==> inputs of run a <==
==> flow/design.v <==
module ALU(Ain,Bin,ALUop,out,Z);
input [15:0] Ain, Bin;
input [1:0] ALUop;
output [15:0] out;
output Z;
assign out = (ALUop == 2'b00) ? (Ain + Bin) : (ALUop == 2'b01) ? (Ain - Bin) : (ALUop == 2'b10) ? (Ain & Bin) : (~Bin) ;
assign Z =  (out == 16'b0000000000000000) ?  1'b1 : 1'b0;
endmodule
module regfile(data_in,writenum,write,readnum,clk,data_out);
input [15:0] data_in;
input [2:0] writenum, readnum;
input write, clk;
output [15:0] data_out;
reg [15:0] R[7:0];  
reg [15:0] data_out;
always_ff @ (posedge clk)
begin 
if (write)  
    R[writenum] <= data_in;   
end  
assign data_out = R[readnum];  
endmodule
module shifter(in,shift,sout);
input [15:0] in;
input [1:0] shift;
output [15:0] sout;
reg [15:0] sout;
always_comb 
begin 
    if (shift == 2'b00)
        sout = in;
    else if (shift == 2'b01)
        sout = in << 1;
    else if (shift == 2'b10)
        sout = in >> 1;
    else if (shift == 2'b11)
    begin
      sout = in >> 1;
      sout[15] = in[15];
    end 
    else 
    sout = 16'bxxxxxxxxxxxxxxxx;
end 
endmodule
module datapath (clk, writenum, readnum, write, datapath_in, vsel, loada, loadb, loadc, shift, asel, bsel, ALUop, loads, Z_out, datapath_out);
input write, clk, loada, loadb, loadc, asel, bsel, loads, vsel;
input [1:0] ALUop, shift;
input [2:0] writenum, readnum;
input [15:0] datapath_in;
output Z_out;
output [15:0] datapath_out;
wire [15:0] data_in;
reg[15:0] aloaded, in;
wire [15:0] Bin, Ain;
reg Z_out;
reg [15:0] datapath_out;
wire [15:0] data_out, sout, out;
wire Z;
assign data_in = vsel ? datapath_in : datapath_out;  
regfile REGFILE(data_in, writenum, write, readnum, clk, data_out);  
always_ff @(posedge clk)  
begin
if (loada == 1) 
begin
 aloaded <= data_out ;
end
end 
always_ff @(posedge clk)  
begin
if (loadb == 1) 
begin
 in <= data_out ;
end
end 
shifter SHIFTER(in,shift,sout);
assign Bin = bsel ? ({11'b0, datapath_in[4:0]}) : sout ;  
assign Ain = asel ? (16'b0000000000000000) : aloaded ;
ALU alu(Ain,Bin,ALUop,out,Z);  
always_ff @(posedge clk)  
begin
if (loads == 1) 
begin
 Z_out <= Z ;
end
end 
always_ff @(posedge clk)  
begin
if (loadc == 1) 
begin
 datapath_out <= out ;
end
end 
endmodule 
==> flow/run.sh <==
#!/bin/bash
# the make line also repeats each setting of config.mk as NAME=value (left out here)
make -C /OpenROAD-flow-scripts/flow DESIGN_CONFIG=/design/flow/config.mk WORK_HOME=/design/flow/orfs CLKGATE_MAP_FILE= finish
==> flow/config.mk <==
export PLATFORM = sky130hd
export DESIGN_NAME = datapath
export DESIGN_NICKNAME = datapath
export VERILOG_FILES = /design/flow/design.v
export SDC_FILE = /design/flow/constraint.sdc
export NUM_CORES = 4
export LEC_CHECK = 0
export ABC_AREA = 1
export CAP_MARGIN = 20
export CELL_PAD_IN_SITES_DETAIL_PLACEMENT = 1
export CELL_PAD_IN_SITES_GLOBAL_PLACEMENT = 2
export CORE_ASPECT_RATIO = 0.66
export CORE_MARGIN = 2
export CORE_UTILIZATION = 61
export GPL_ROUTABILITY_DRIVEN = 0
export GPL_TIMING_DRIVEN = 0
export MAX_ROUTING_LAYER = met4
export PLACE_DENSITY_LB_ADDON = 0.02
export SLEW_MARGIN = 20
==> flow/constraint.sdc <==
create_clock -name core_clock -period 4.8 [get_ports {clk}]
set_input_delay 0.9600 -clock core_clock [delete_from_list [all_inputs] [get_ports {clk}]]
set_output_delay 0.9600 -clock core_clock [all_outputs]
set_load 0.01 [all_outputs]
==> run b (differences from run a) <==
- ABC_AREA: 1 -> not set
- CELL_PAD_IN_SITES_DETAIL_PLACEMENT: 1 -> not set
- CELL_PAD_IN_SITES_GLOBAL_PLACEMENT: 2 -> not set
- CORE_ASPECT_RATIO: 0.66 -> not set
- CORE_UTILIZATION: 61 -> 72
- GPL_ROUTABILITY_DRIVEN: 0 -> not set
- GPL_TIMING_DRIVEN: 0 -> not set
- MAX_ROUTING_LAYER: met4 -> not set
- PLACE_DENSITY_LB_ADDON: 0.02 -> 0.25
- SETUP_SLACK_MARGIN: not set -> 0.58
==> flow/constraint.sdc (replaced) <==
create_clock -name core_clock -period 5.13 [get_ports {clk}]
set_input_delay 1.0260 -clock core_clock [delete_from_list [all_inputs] [get_ports {clk}]]
set_output_delay 1.0260 -clock core_clock [all_outputs]
set_load 0.01 [all_outputs]
==> comparison <==
Of run a and run b, run a has the higher die area (gap 20%, measured against run b). Between run b and run a, the lower synthesized area is in run b (gap about 1.8%, measured against run a). Of run a and run b, run a has the higher synthesized cell count (gap 45%, measured against run b). Run a aborted during global placement without I/O, error FLW-0024. Run b did not get past detailed placement.
